==> inputs of build 53 <==
// apb_uart
module apb_uart #(
    parameter SYSTEM_FREQUENCY = 50_000_000,
    parameter SAMPLING_RATE = 16
)(
    input pclk,  
    input preset_n,  
    input psel,
    input penable,
    input pwrite,
    input[11:0] paddr,
    input[3:0] pstrb,
    input[31:0] pwdata,
    output pready,
    output pslverr,
    output[31:0] prdata,
    output irq,
    output logic baud_o,
    output logic tick_rx, 
    input cts_n,
    input rx,
    output tx,
    output rts_n
);
    localparam logic [11:0] ADDR_TDR = 12'h000;
    localparam logic [11:0] ADDR_RDR = 12'h004;
    localparam logic [11:0] ADDR_LCR = 12'h008;
    localparam logic [11:0] ADDR_OCR = 12'h00C;
    localparam logic [11:0] ADDR_LSR = 12'h010;
    localparam logic [11:0] ADDR_FCR = 12'h014;
    localparam logic [11:0] ADDR_IER = 12'h018;
    localparam logic [11:0] ADDR_IIR = 12'h01C;
    localparam logic [11:0] ADDR_HCR = 12'h020;
    logic [31:0] tdr;
    logic [31:0] rdr;
    logic [31:0] lcr;
    logic [31:0] ocr;
    logic [31:0] lsr;
    logic [31:0] fcr;
    logic [31:0] ier;
    logic [31:0] iir;
    logic [31:0] hcr;
  ...
export LEC_CHECK = 0
export CAP_MARGIN = 25
export CELL_PAD_IN_SITES_DETAIL_PLACEMENT = 0
export CORE_ASPECT_RATIO = 1.17
export CORE_MARGIN = 6
export CORE_UTILIZATION = 20
export CTS_CLUSTER_DIAMETER = 57
export CTS_CLUSTER_SIZE = 15
export PLACE_DENSITY = 0.93
export SETUP_SLACK_MARGIN = 0.95
export SLEW_MARGIN = 10
export TNS_END_PERCENT = 35
create_clock -name core_clock -period 4.05 [get_ports {pclk}]
run.sh (not shown) runs the stock make flow with config.mk's settings and CLKGATE_MAP_FILE=.
==> build 56: changes against build 53 <==
CAP_MARGIN = 20   (was 25)
CELL_PAD_IN_SITES_DETAIL_PLACEMENT = unset   (was 0)
CORE_ASPECT_RATIO = unset   (was 1.17)
CORE_MARGIN = 2   (was 6)
CORE_UTILIZATION = 71   (was 20)
CTS_CLUSTER_DIAMETER = 258   (was 57)
CTS_CLUSTER_SIZE = unset   (was 15)
PLACE_DENSITY = unset   (was 0.93)
SETUP_SLACK_MARGIN = unset   (was 0.95)
SLEW_MARGIN = 20   (was 10)
TNS_END_PERCENT = unset   (was 35)
==> flow/constraint.sdc (replaced) <==
create_clock -name core_clock -period 17.3 [get_ports {pclk}]
set_input_delay 3.4600 -clock core_clock [delete_from_list [all_inputs] [get_ports {pclk}]]
set_output_delay 3.4600 -clock core_clock [all_outputs]
set_load 0.01 [all_outputs]
==> summary of the runs <==
The power of build 53 is 3.8 times that of build 56. In build 53 the global-route usage is lower than in build 56, by 25 points. Area after synthesis is the same in build 56 and build 53. Synthesized cell count is the same in build 53 and build 56. Between build 56 and build 53, the lower utilization is in build 53 (gap 57 points). In build 53 the critical path depth is lower than in build 56, by 5.
==> figures <==
Worst stage delay on the critical path: build 56 0.68 ns; build 53 0.92 ns
Number of clock buffers in the layout: build 56 116; build 53 102
DR WL/cell: build 56 22.1 um; build 53 16.3 um
Run status: build 56 finished clean; build 53 finished clean
First-pass iteration count of the detailed router: build 56 8; build 53 6
Clk pwr: build 56 1.74 mW; build 53 5.79 mW
Total stage count of the critical path: build 56 6; build 53 1
Worst reg2reg endpoint: build 56 apb_slave_inst.register_file_inst.lcr_o[25]; build 53 uart_tx_top_inst.fifo_tx_inst.mem[3][3]
Nature of the critical path startpoint: build 56 primary input; build 53 flop
Kind of end point of the critical path: build 56 flop; build 53 output pin
Setup slack after layout: build 56 11.19 ns; build 53 1.01 ns
CP endpoint: build 56 uart_rx_top_inst.fifo_rx_inst.mem[7][0]; build 53 baud_o
Placed instance count: build 56 3586; build 53 5188
Number of filler instances in the final layout: build 56 2732; build 53 17.0k

* * *

==> inputs of run a <==
apb_uart again, from the RTL that the note above started with.
clock: 3.7 ns
lec_check: 0
abc_area: 1
cap_margin: 35
cell_pad_in_sites_detail_placement: 1
cell_pad_in_sites_global_placement: 3
core_margin: 7
core_utilization: 45
cts_cluster_diameter: 196
cts_cluster_size: 38
gpl_routability_driven: 1
gpl_timing_driven: 0
hold_slack_margin: -0.02
min_routing_layer: met2
place_density_lb_addon: 0.05
setup_slack_margin: 0.98
slew_margin: 10
==> run b (differences from run a) <==
==> flow/config.mk (replaced) <==
export PLATFORM = sky130hd
export DESIGN_NAME = apb_uart
export DESIGN_NICKNAME = apb_uart
export VERILOG_FILES = /design/flow/design.v
export SDC_FILE = /design/flow/constraint.sdc
export NUM_CORES = 4
export LEC_CHECK = 0
export CAP_MARGIN = 20
export CELL_PAD_IN_SITES_DETAIL_PLACEMENT = 2
export CELL_PAD_IN_SITES_GLOBAL_PLACEMENT = 3
export CORE_MARGIN = 7
export CORE_UTILIZATION = 64
export CTS_CLUSTER_SIZE = 18
export MIN_ROUTING_LAYER = met2
export SETUP_SLACK_MARGIN = 5.0
export SLEW_MARGIN = 25
==> flow/constraint.sdc (replaced) <==
create_clock -name core_clock -period 20.0 [get_ports {pclk}]
set_input_delay 4.0000 -clock core_clock [delete_from_list [all_inputs] [get_ports {pclk}]]
set_output_delay 4.0000 -clock core_clock [all_outputs]
set_load 0.01 [all_outputs]
==> run c (differences from run a) <==
==> flow/config.mk (replaced) <==
export PLATFORM = sky130hd
export DESIGN_NAME = apb_uart
export DESIGN_NICKNAME = apb_uart
export VERILOG_FILES = /design/flow/design.v
export SDC_FILE = /design/flow/constraint.sdc
export NUM_CORES = 4
export LEC_CHECK = 0
export CAP_MARGIN = 20
export CORE_MARGIN = 2
export CORE_UTILIZATION = 70
export PLACE_DENSITY_LB_ADDON = 0.01
export SETUP_SLACK_MARGIN = 0.98
export SLEW_MARGIN = 20
==> flow/constraint.sdc (replaced) <==
create_clock -name core_clock -period 3.37 [get_ports {pclk}]
set_input_delay 0.6740 -clock core_clock [delete_from_list [all_inputs] [get_ports {pclk}]]
set_output_delay 0.6740 -clock core_clock [all_outputs]
set_load 0.01 [all_outputs]
==> run d (differences from run a) <==
==> flow/config.mk (replaced) <==
export PLATFORM = sky130hd
export DESIGN_NAME = apb_uart
export DESIGN_NICKNAME = apb_uart
export VERILOG_FILES = /design/flow/design.v
export SDC_FILE = /design/flow/constraint.sdc
export NUM_CORES = 4
export LEC_CHECK = 0
export CAP_MARGIN = 20
export CORE_MARGIN = 7
export CORE_UTILIZATION = 40
export SETUP_SLACK_MARGIN = 3.31
export SLEW_MARGIN = 20
==> flow/constraint.sdc (replaced) <==
create_clock -name core_clock -period 20.0 [get_ports {pclk}]
set_input_delay 4.0000 -clock core_clock [delete_from_list [all_inputs] [get_ports {pclk}]]
set_output_delay 4.0000 -clock core_clock [all_outputs]
set_load 0.01 [all_outputs]
==> flow_metrics.tcl <==
# implementation run metrics
set metrics [dict create \
    ys_top_cells_by_area "dfxtp_1 29%, edfxtp_1 23%, dfrtp_1 5.6%, mux4_2 5.5%, nand2_1 4.9%" \
    synth.cellmix.compoundShare_pct 9.81 \
    yosys_cells 3020 \
    top_cell "dfxtp_1" \
    fp-row-count 79 \
    synthSimpleGateAreaFrac_pct 15.3 \
    ioPinCount 94 \
    status "timing/DRC/antenna clean" \
    ys_seq_share_pct 57.6 \
    postSynthAreaPerCell_um2 11.0 \
]
That was run c.
==> flow_metrics.tcl <==
# implementation run metrics
set metrics [dict create \
    status "aborted with a tool error" \
    lastStage "global placement without I/O (3_1_place_gp_skip_io)" \
    error "[ERROR GPL-0301] Utilization 122.808 % exceeds 100%." \
    postSynthAreaPerCell_um2 11.0 \
    fp-row-count 83 \
    yosys_cells 3020 \
    top_cell "dfxtp_1" \
    synth.cellmix.compoundShare_pct 9.81 \
]
That was run b.
==> flow_metrics.tcl <==
# implementation run metrics
set metrics [dict create \
    lastStage "global placement (3_3_place_gp)" \
    synthSimpleGateAreaFrac_pct 16.6 \
    error "[ERROR FLW-0024] Place density exceeds 1.0 (current PLACE_DENSITY_LB_ADDON =  0.05). Please check if the value of  PLACE_DENSITY_LB_ADDON is between 0 and 0.99." \
    status "aborted with a tool error" \
    top_cell "nor2_1" \
]
That was run a.
==> flow_metrics.tcl <==
# implementation run metrics
set metrics [dict create \
    ys_seq_share_pct 57.6 \
    yosys_cells 3020 \
    ys_top_cells_by_area "dfxtp_1 29%, edfxtp_1 23%, dfrtp_1 5.6%, mux4_2 5.5%, nand2_1 4.9%" \
    synth.cellmix.compoundShare_pct 9.81 \
    status "timing/DRC/antenna clean" \
    synthSimpleGateAreaFrac_pct 15.3 \
]
That was run d.

* * *

==> violet <==
apb_uart again, from the RTL that the note above started with.
export LEC_CHECK = 0
export CAP_MARGIN = 20
export CORE_MARGIN = 2
export CORE_UTILIZATION = 20
export CTS_CLUSTER_SIZE = 44
export GPL_ROUTABILITY_DRIVEN = 0
export MAX_ROUTING_LAYER = met5
export PLACE_DENSITY_LB_ADDON = 0.15
export SLEW_MARGIN = 20
export TNS_END_PERCENT = 45
create_clock -name core_clock -period 10.6 [get_ports {pclk}]
==> garnet (differences from violet) <==
- CORE_UTILIZATION: 20 -> 14
- CTS_CLUSTER_SIZE: 44 -> default
- GPL_ROUTABILITY_DRIVEN: 0 -> default
- MAX_ROUTING_LAYER: met5 -> default
- PLACE_DENSITY_LB_ADDON: 0.15 -> default
- TNS_END_PERCENT: 45 -> default
==> flow/constraint.sdc (replaced) <==
create_clock -name core_clock -period 30.6 [get_ports {pclk}]
set_input_delay 6.1200 -clock core_clock [delete_from_list [all_inputs] [get_ports {pclk}]]
set_output_delay 6.1200 -clock core_clock [all_outputs]
set_load 0.01 [all_outputs]
==> maple (differences from violet) <==
- CORE_UTILIZATION: 20 -> 40
- CTS_CLUSTER_SIZE: 44 -> default
- GPL_ROUTABILITY_DRIVEN: 0 -> default
- MAX_ROUTING_LAYER: met5 -> default
- PLACE_DENSITY_LB_ADDON: 0.15 -> default
- TNS_END_PERCENT: 45 -> default
==> flow/constraint.sdc (replaced) <==
create_clock -name core_clock -period 6.06 [get_ports {pclk}]
set_input_delay 1.2120 -clock core_clock [delete_from_list [all_inputs] [get_ports {pclk}]]
set_output_delay 1.2120 -clock core_clock [all_outputs]
set_load 0.01 [all_outputs]
==> impl_metrics.sql <==
-- metrics for the results database
INSERT INTO impl_metrics (metric_group, metric, value, unit) VALUES
('run_status', 'status', 'timing/DRC/antenna clean', ''),
('final_timing', 'max-slew-margin-rel', '28.1', '%'),
('clock_tree', 'tritoncts.num_buffers', '85', ''),
('grt', 'global_route.usage.total', '19.3', '%'),
('final_timing', 'pin_slew_with_the_least_headroom_to_its_limit', '1080', 'ps'),
('grt', 'antenna_found_initial', '4', ''),
('power_and_ir_drop', 'powerClk', '5.46', 'mW'),
('finish', 'combinational_share_of_cell_area', '34.6', '%'),
('power_and_ir_drop', 'power.group.top', 'registers', ''),
('floorplan', 'die_w', '292', 'µm'),
('worst_setup_path', 'worstSetupStartpoint', 'paddr_d[3]', ''),
('finish', 'syn_to_final_growth', '14.5', '%'),
('place', 'dp_worst_setup_slack', '2500', 'ps'),
('finish', 'fillerInstances', '7528', ''),
('power_and_ir_drop', 'leakage', '13.1', 'nW'),
('worst_setup_path', 'crit_path_start_kind', 'register', ''),
('routing', 'detail_route.wirelength', '83.3', 'mm'),
('routing', 'met1_wirelength', '38.9', 'mm');
(the above is from maple)
==> impl_metrics.sql <==
-- metrics for the results database
INSERT INTO impl_metrics (metric_group, metric, value, unit) VALUES
('power_and_ir_drop', 'leakage', '12.9', 'nW'),
('place', 'dp_worst_setup_slack', '21960', 'ps'),
('finish', 'combinational_share_of_cell_area', '32.5', '%'),
('clock_tree', 'tritoncts.num_buffers', '81', ''),
('run_status', 'status', 'timing/DRC/antenna clean', ''),
('final_timing', 'max-slew-margin-rel', '29.0', '%'),
('power_and_ir_drop', 'powerClk', '1.05', 'mW'),
('floorplan', 'die_w', '492', 'µm'),
('finish', 'fillerInstances', '25900', ''),
('final_timing', 'pin_slew_with_the_least_headroom_to_its_limit', '1060', 'ps'),
('worst_setup_path', 'crit_path_start_kind', 'register', ''),
('routing', 'met1_wirelength', '38.5', 'mm'),
('worst_setup_path', 'worstSetupStartpoint', 'baud_gen_inst.tick_tx', ''),
('power_and_ir_drop', 'power.group.top', 'registers', '');
(the above is from garnet)
==> impl_metrics.sql <==
-- metrics for the results database
INSERT INTO impl_metrics (metric_group, metric, value, unit) VALUES
('grt', 'global_route.usage.total', '11.9', '%'),
('routing', 'met1_wirelength', '50.1', 'mm'),
('worst_setup_path', 'worstSetupStartpoint', 'preset_n', ''),
('place', 'dp_worst_setup_slack', '5440', 'ps'),
('final_timing', 'pin_slew_with_the_least_headroom_to_its_limit', '1050', 'ps'),
('power_and_ir_drop', 'power.group.top', 'the clock network', ''),
('finish', 'combinational_share_of_cell_area', '33.3', '%'),
('worst_setup_path', 'crit_path_start_kind', 'input port', ''),
('run_status', 'status', 'timing/DRC/antenna clean', ''),
('routing', 'detail_route.wirelength', '102', 'mm'),
('floorplan', 'die_w', '412', 'µm'),
('power_and_ir_drop', 'leakage', '13.1', 'nW');
(the above is from violet)
Power is estimated from default activity; no workload was simulated.
